## std_fp_smult_pipe
module std_fp_smult_pipe #(
    parameter WIDTH = 32,
    parameter INT_WIDTH = 16,
    parameter FRAC_WIDTH = 16
) (
    input  [WIDTH-1:0]              left,
    input  [WIDTH-1:0]              right,
    input  logic                    reset,
    input  logic                    go,
    input  logic                    clk,
    output logic [WIDTH-1:0]        out,
    output logic                    done
);
  std_fp_mult_pipe #(
    .WIDTH(WIDTH),
    .INT_WIDTH(INT_WIDTH),
    .FRAC_WIDTH(FRAC_WIDTH),
    .SIGNED(1)
  ) comp (
    .clk(clk),
    .done(done),
    .reset(reset),
    .go(go),
    .left(left),
    .right(right),
    .out(out)
  );
endmodule
For scale: ~100 I/O pins.
clock: 2.74 ns
lec_check: 0
abc_area: 1
cap_margin: 20
core_aspect_ratio: 1.32
core_margin: 2
core_utilization: 72
cts_cluster_diameter: 193
cts_cluster_size: 96
setup_slack_margin: 0.4
slew_margin: 20
run.sh (not shown) runs the stock make flow with config.mk's settings and CLKGATE_MAP_FILE=.
The first run failed in 5_1_grt (GRT-0232).
Then changed:
ABC_AREA = not set   (was 1)
CORE_ASPECT_RATIO = not set   (was 1.32)
CTS_CLUSTER_DIAMETER = 93   (was 193)
CTS_CLUSTER_SIZE = not set   (was 96)
SETUP_SLACK_MARGIN = 1.28   (was 0.4)
clock period = 5.11 ns   (was 2.74 ns; I/O delays follow)
The changed run finished but fails on negative setup slack.
Synthesized cell count goes down by 22%.
Synthesized area fell by 5.8%.
Die area went down by 5.7%.
Then changed:
CORE_UTILIZATION = 40   (was 72)
CTS_CLUSTER_DIAMETER = not set   (was 93)
SETUP_SLACK_MARGIN = not set   (was 1.28)
clock period = 7.5 ns   (was 5.11 ns; I/O delays follow)
Now the flow passed the timing, DRC and antenna checks.
Sequential share of layout area increases by 0.23 points.
Count of clock-buffer cells in the layout increases by 1.
Design area decreases by 8.0%.
Critical path depth increases by 3.
Wire length decreases by 17%.
Combinational power decreases by 49%.
Non-clock buffer count decreases by 265.
Clock power decreases by 31%.
Cell count increases by 4.6%.
Maximum frequency increases by 1.0%.

* * *

v42:
Starting RTL as in the previous note.
make LEC_CHECK=0 CAP_MARGIN=0 CELL_PAD_IN_SITES_DETAIL_PLACEMENT=0 CORE_MARGIN=2 CORE_UTILIZATION=72 CTS_CLUSTER_DIAMETER=100 CTS_CLUSTER_SIZE=38 GPL_ROUTABILITY_DRIVEN=0 PLACE_DENSITY=0.36 SETUP_SLACK_MARGIN=1.03 SLEW_MARGIN=15 finish   # period 7.73 ns
Changes in v41 relative to v42:
- a deleted GPL_ROUTABILITY_DRIVEN that had been 0
- a change of SLEW_MARGIN from 15 to 20
- a deleted CELL_PAD_IN_SITES_DETAIL_PLACEMENT that had been 0
- a change of SETUP_SLACK_MARGIN from 1.03 to -0.5
- a deleted CTS_CLUSTER_SIZE that had been 38
- a change of CAP_MARGIN from 0 to 20
- a change of PLACE_DENSITY from 0.36 to 0.65
- a deleted CTS_CLUSTER_DIAMETER that had been 100
- a change of the clock period (ns, I/O delays scaled along) from 7.73 to 6.61
==> results <==
- In v41 the implementation completed, yet the final layout does not meet the checks, the culprit being setup timing.
- The uppermost metal layer occupied by signal nets comes out met5 in one run and met4 in the other, namely in v41 and v42 respectively.
- Diff v42..v41 | count of clock-buffer cells in the layout | unchanged
- For v41, the master of the slowest instance on the critical path was fa_2, unlike v42, where it was fa_1.
- Relative to v42, v41 degrades final area.
- Achievable clock frequency: v41 lower than v42
- v41 reports a lower routed via count divided by cell count than v42 does.
For v56, these inputs were changed with respect to v41:
- a change of SETUP_SLACK_MARGIN from -0.5 to 0.27
- an added CTS_CLUSTER_DIAMETER of 193
- an added ABC_AREA of 0
- an added CTS_CLUSTER_SIZE of 96
- a deleted PLACE_DENSITY that had been 0.65
- a change of the clock period (ns, I/O delays scaled along) from 6.61 to 2.74
### Flow results
- Although v56 finished all stages, its layout failed final checks on setup timing.
- v41 → v56: worst setup slack after layout dropped 4.04 ns, placed wire-length estimate after detailed placement climbed 3.6%, maximum frequency dropped about 2.2%.
- Taking v41 as the reference, in v56 power per standard cell area has increased, power share of the sequential group moved down.
- Compared v56 against v41; register cell area after layout within noise.
- v56 vs. v41: core utilization went up by 2.2 points.
- Reported for v56 and v41, maximum level of the CTS H-tree turned out identical to the last digit.
- Re final wirelength: v41 was lower than v56.
- The setup skew after layout on v56 is in line with that on v41.
- Comparing v56 against v41, there is no change at all in reported max-cap violation count.
Changes in v44 relative to v56:
- clearing CTS_CLUSTER_SIZE, which used to be 96
- clearing ABC_AREA, which used to be 0
- clearing CTS_CLUSTER_DIAMETER, which used to be 193
- swapping 72 for 66 in CORE_UTILIZATION
- clearing SETUP_SLACK_MARGIN, which used to be 0.27
- swapping 2.74 for 5.11 in the clock period (ns, I/O delays scaled along)
## What came out
Every stage of v44 finished as expected; the final checks, on the other hand, flagged setup timing, which means the layout fails. Compare v56 and v44 | routed length per placed instance higher: v56. The setup slack of v44 is larger than that of v56. Sort v56 and v44 by maximum frequency from static timing analysis, ascending, and v56 comes first. When v44 is measured against v56, its combinational power share turns out 0.2 points lower. Compared with v56, in v44 total design power now smaller; number of core rows now larger.
> inputs changed (v44 -> v10)
- a change of CORE_UTILIZATION from 66 to 40
- a change of the clock period (ns, I/O delays scaled along) from 5.11 to 7.37
Notes after the runs:
- The final layout from v10, which completed every stage, passed the timing, DRC and antenna checks at the end of the flow.
- The global-route wire length before repair reported for v10 is smaller than that of v44 by about 8%.
- Area inside the core boundary, v10 vs v44: up by more than half
- Side by side, worst hold slack turned out lower in v10 than in v44.
- v10 ended up with a higher sequential share of layout area than v44 did.
- Changes observed in v10 relative to v44: worst setup slack rose 2.46 ns, clock share of power went up by 2.3 points, count of non-filler cells in the finished layout now sits higher, post-placement cell count moved up, number of logic stages on the critical path including buffering about even.
What v14 does differently from v10 at the input level:
- CTS_CLUSTER_DIAMETER now 142, previously not set
- CTS_CLUSTER_SIZE now 62, previously not set
- TNS_END_PERCENT now 95, previously not set
- ABC_AREA now 1, previously not set
- the clock period (ns, I/O delays scaled along) now 7.5, was 7.37
- Share of the core filled with cells in the final layout delta for v14 relative to v10: 1.1 points lower
- What v14 reported for power attributed to combinational cells has to be multiplied by 1.06 to get the figure for v10.
- | power | higher: v10 |
- v14 ends up with lower buffer count excluding the clock tree in the final layout than v10 does.
- A launch point of the critical path of comp.ltmp[31] is what v14 shows, while comp.rtmp[5] belongs to v10.
- Relative to v10, the final cell count measured on v14 has increased by more than 10%.
- v14 vs. v10: sum of met3 wire segment lengths after detailed routing higher; area fraction in compound gates after synthesis roughly the same.
Power and IR drop assume default switching activity.
